== run A ==
==> flow/design.v (excerpt) <==
module gemm_mem(
  input wire clk,
  input wire rst,
  input wire out_rdy,
  input wire v0__read_req_rdy,
  input wire [31:0] v0__read_resp,
  input wire v0__read_resp_vld,
  input wire v0__write_completion_vld,
  input wire v0__write_req_rdy,
  input wire [31:0] v0_in,
  input wire v0_in_vld,
  input wire v1__read_req_rdy,
  input wire [31:0] v1__read_resp,
  input wire v1__read_resp_vld,
  input wire v1__write_completion_vld,
  input wire v1__write_req_rdy,
  input wire [31:0] v1_in,
  input wire v1_in_vld,
  input wire [31:0] C_rd_data,
  output wire [31:0] out,
  output wire out_vld,
  output wire [3:0] v0__read_req,
  output wire v0__read_req_vld,
  output wire v0__read_resp_rdy,
  output wire v0__write_completion_rdy,
  output wire [35:0] v0__write_req,
  output wire v0__write_req_vld,
  output wire v0_in_rdy,
  output wire [3:0] v1__read_req,
  output wire v1__read_req_vld,
  output wire v1__read_resp_rdy,
  output wire v1__write_completion_rdy,
  output wire [35:0] v1__write_req,
  output wire v1__write_req_vld,
  output wire v1_in_rdy,
  output wire [3:0] C_rd_addr,
  output wire C_rd_en,
  output wire [3:0] C_wr_addr,
  output wire [31:0] C_wr_data,
  output wire C_wr_en
);
  ...
Settings: LEC_CHECK=0, CAP_MARGIN=20, CORE_ASPECT_RATIO=0.66, CORE_MARGIN=9, CORE_UTILIZATION=61, CTS_CLUSTER_SIZE=55, MAX_ROUTING_LAYER=met4, SETUP_SLACK_MARGIN=0.65, SLEW_MARGIN=10, TNS_END_PERCENT=15; clock period 13.7 ns.
run.sh (not shown) runs the stock make flow with config.mk's settings and CLKGATE_MAP_FILE=.
### run A -> run B
# run A
export LEC_CHECK = 0
export CAP_MARGIN = 20
export CORE_ASPECT_RATIO = 0.66
export CORE_MARGIN = 9
export CORE_UTILIZATION = 61
export CTS_CLUSTER_SIZE = 55
export MAX_ROUTING_LAYER = met4
export SETUP_SLACK_MARGIN = 0.65
export SLEW_MARGIN = 10
export TNS_END_PERCENT = 15
create_clock -name core_clock -period 13.7 [get_ports {clk}]
# run B
export LEC_CHECK = 0
export CAP_MARGIN = 20
export CORE_MARGIN = 2
export CORE_UTILIZATION = 40
export SLEW_MARGIN = 20
create_clock -name core_clock -period 9.0 [get_ports {clk}]
### Flow results
- Looking at critical path launch point, the v1__read_resp_vld result is from run A; the ____fsm___for_5_loop_state_2[8] one comes from run B.
- Re cell total after placement: run B is 326 up on run A.
- Between run A and run B, final core utilization decreased.
- First-pass iteration count of the detailed router: run B lower than run A
- Run B vs run A, post-route met1 wirelength went up by about 1.4%.
Setup changes, run B to run C
# run B
export LEC_CHECK = 0
export CAP_MARGIN = 20
export CORE_MARGIN = 2
export CORE_UTILIZATION = 40
export SLEW_MARGIN = 20
create_clock -name core_clock -period 9.0 [get_ports {clk}]
# run C
export LEC_CHECK = 0
export CAP_MARGIN = 20
export CELL_PAD_IN_SITES_DETAIL_PLACEMENT = 1
export CORE_MARGIN = 4
export CORE_UTILIZATION = 70
export GPL_TIMING_DRIVEN = 0
export SLEW_MARGIN = 20
create_clock -name core_clock -period 9.0 [get_ports {clk}]
Findings:
- In the summary table, run C is marked failed, with error DPL-0033 raised in 3_5_place_dp.
- On synthesized area per cell, run B and run C are neck and neck.
- Run B -> run C: cell area after synthesis delta 0, exact match
- The height of the die of run C is lower than that of run B.
Here is what was changed in the inputs of run D compared with run C.
# run C
export LEC_CHECK = 0
export CAP_MARGIN = 20
export CELL_PAD_IN_SITES_DETAIL_PLACEMENT = 1
export CORE_MARGIN = 4
export CORE_UTILIZATION = 70
export GPL_TIMING_DRIVEN = 0
export SLEW_MARGIN = 20
create_clock -name core_clock -period 9.0 [get_ports {clk}]
# run D
export LEC_CHECK = 0
export ABC_AREA = 0
export CAP_MARGIN = 5
export CELL_PAD_IN_SITES_DETAIL_PLACEMENT = 2
export CELL_PAD_IN_SITES_GLOBAL_PLACEMENT = 1
export CORE_MARGIN = 5
export CORE_UTILIZATION = 67
export CTS_CLUSTER_DIAMETER = 345
export GPL_ROUTABILITY_DRIVEN = 1
export MIN_ROUTING_LAYER = met2
export SETUP_SLACK_MARGIN = -0.45
export SLEW_MARGIN = 0
export TNS_END_PERCENT = 95
create_clock -name core_clock -period 9.0 [get_ports {clk}]
Results
Going from run C to run D, area share of fa/ha/maj cells after synthesis shows no meaningful change, synthesized cell count shows no meaningful change, vertical extent of the die shows an increase of about 3%, number of unique standard cell types used by synthesis shows no meaningful change, synthesized area shows no meaningful change. As for a clean layout from run D and run C, there is none. Run C -> run D: placeable core area increased by a few percent. Going from run C to run D, number of core rows +2.7%, average cell area after synthesis ~0 delta. [run D] overall die area rose about 6% relative to run C.
## Diff of input files: run E against run D
# run D
export LEC_CHECK = 0
export ABC_AREA = 0
export CAP_MARGIN = 5
export CELL_PAD_IN_SITES_DETAIL_PLACEMENT = 2
export CELL_PAD_IN_SITES_GLOBAL_PLACEMENT = 1
export CORE_MARGIN = 5
export CORE_UTILIZATION = 67
export CTS_CLUSTER_DIAMETER = 345
export GPL_ROUTABILITY_DRIVEN = 1
export MIN_ROUTING_LAYER = met2
export SETUP_SLACK_MARGIN = -0.45
export SLEW_MARGIN = 0
export TNS_END_PERCENT = 95
create_clock -name core_clock -period 9.0 [get_ports {clk}]
# run E
export LEC_CHECK = 0
export CAP_MARGIN = 5
export CORE_MARGIN = 2
export CORE_UTILIZATION = 40
export GPL_ROUTABILITY_DRIVEN = 0
export HOLD_SLACK_MARGIN = 0.13
export SETUP_SLACK_MARGIN = -0.45
export SLEW_MARGIN = 20
export TNS_END_PERCENT = 45
create_clock -name core_clock -period 9.0 [get_ports {clk}]
Results
- Run E — die outline width about 25% higher, run D as reference
- Number of standard-cell rows in the floorplan delta for run E relative to run D: about 30% higher
- Changes observed in run E relative to run D: post-synth area from yosys stat held; floorplan die height went up 25%.
- Re die area: run E is 57% up on run D.
- For run D, the flow was terminated by a tool error in 3_3_place_gp and produced no final design.
- Run E: flow completed, timing, DRC and antenna clean
- Going from run D to run E, core box area grew by more than half.
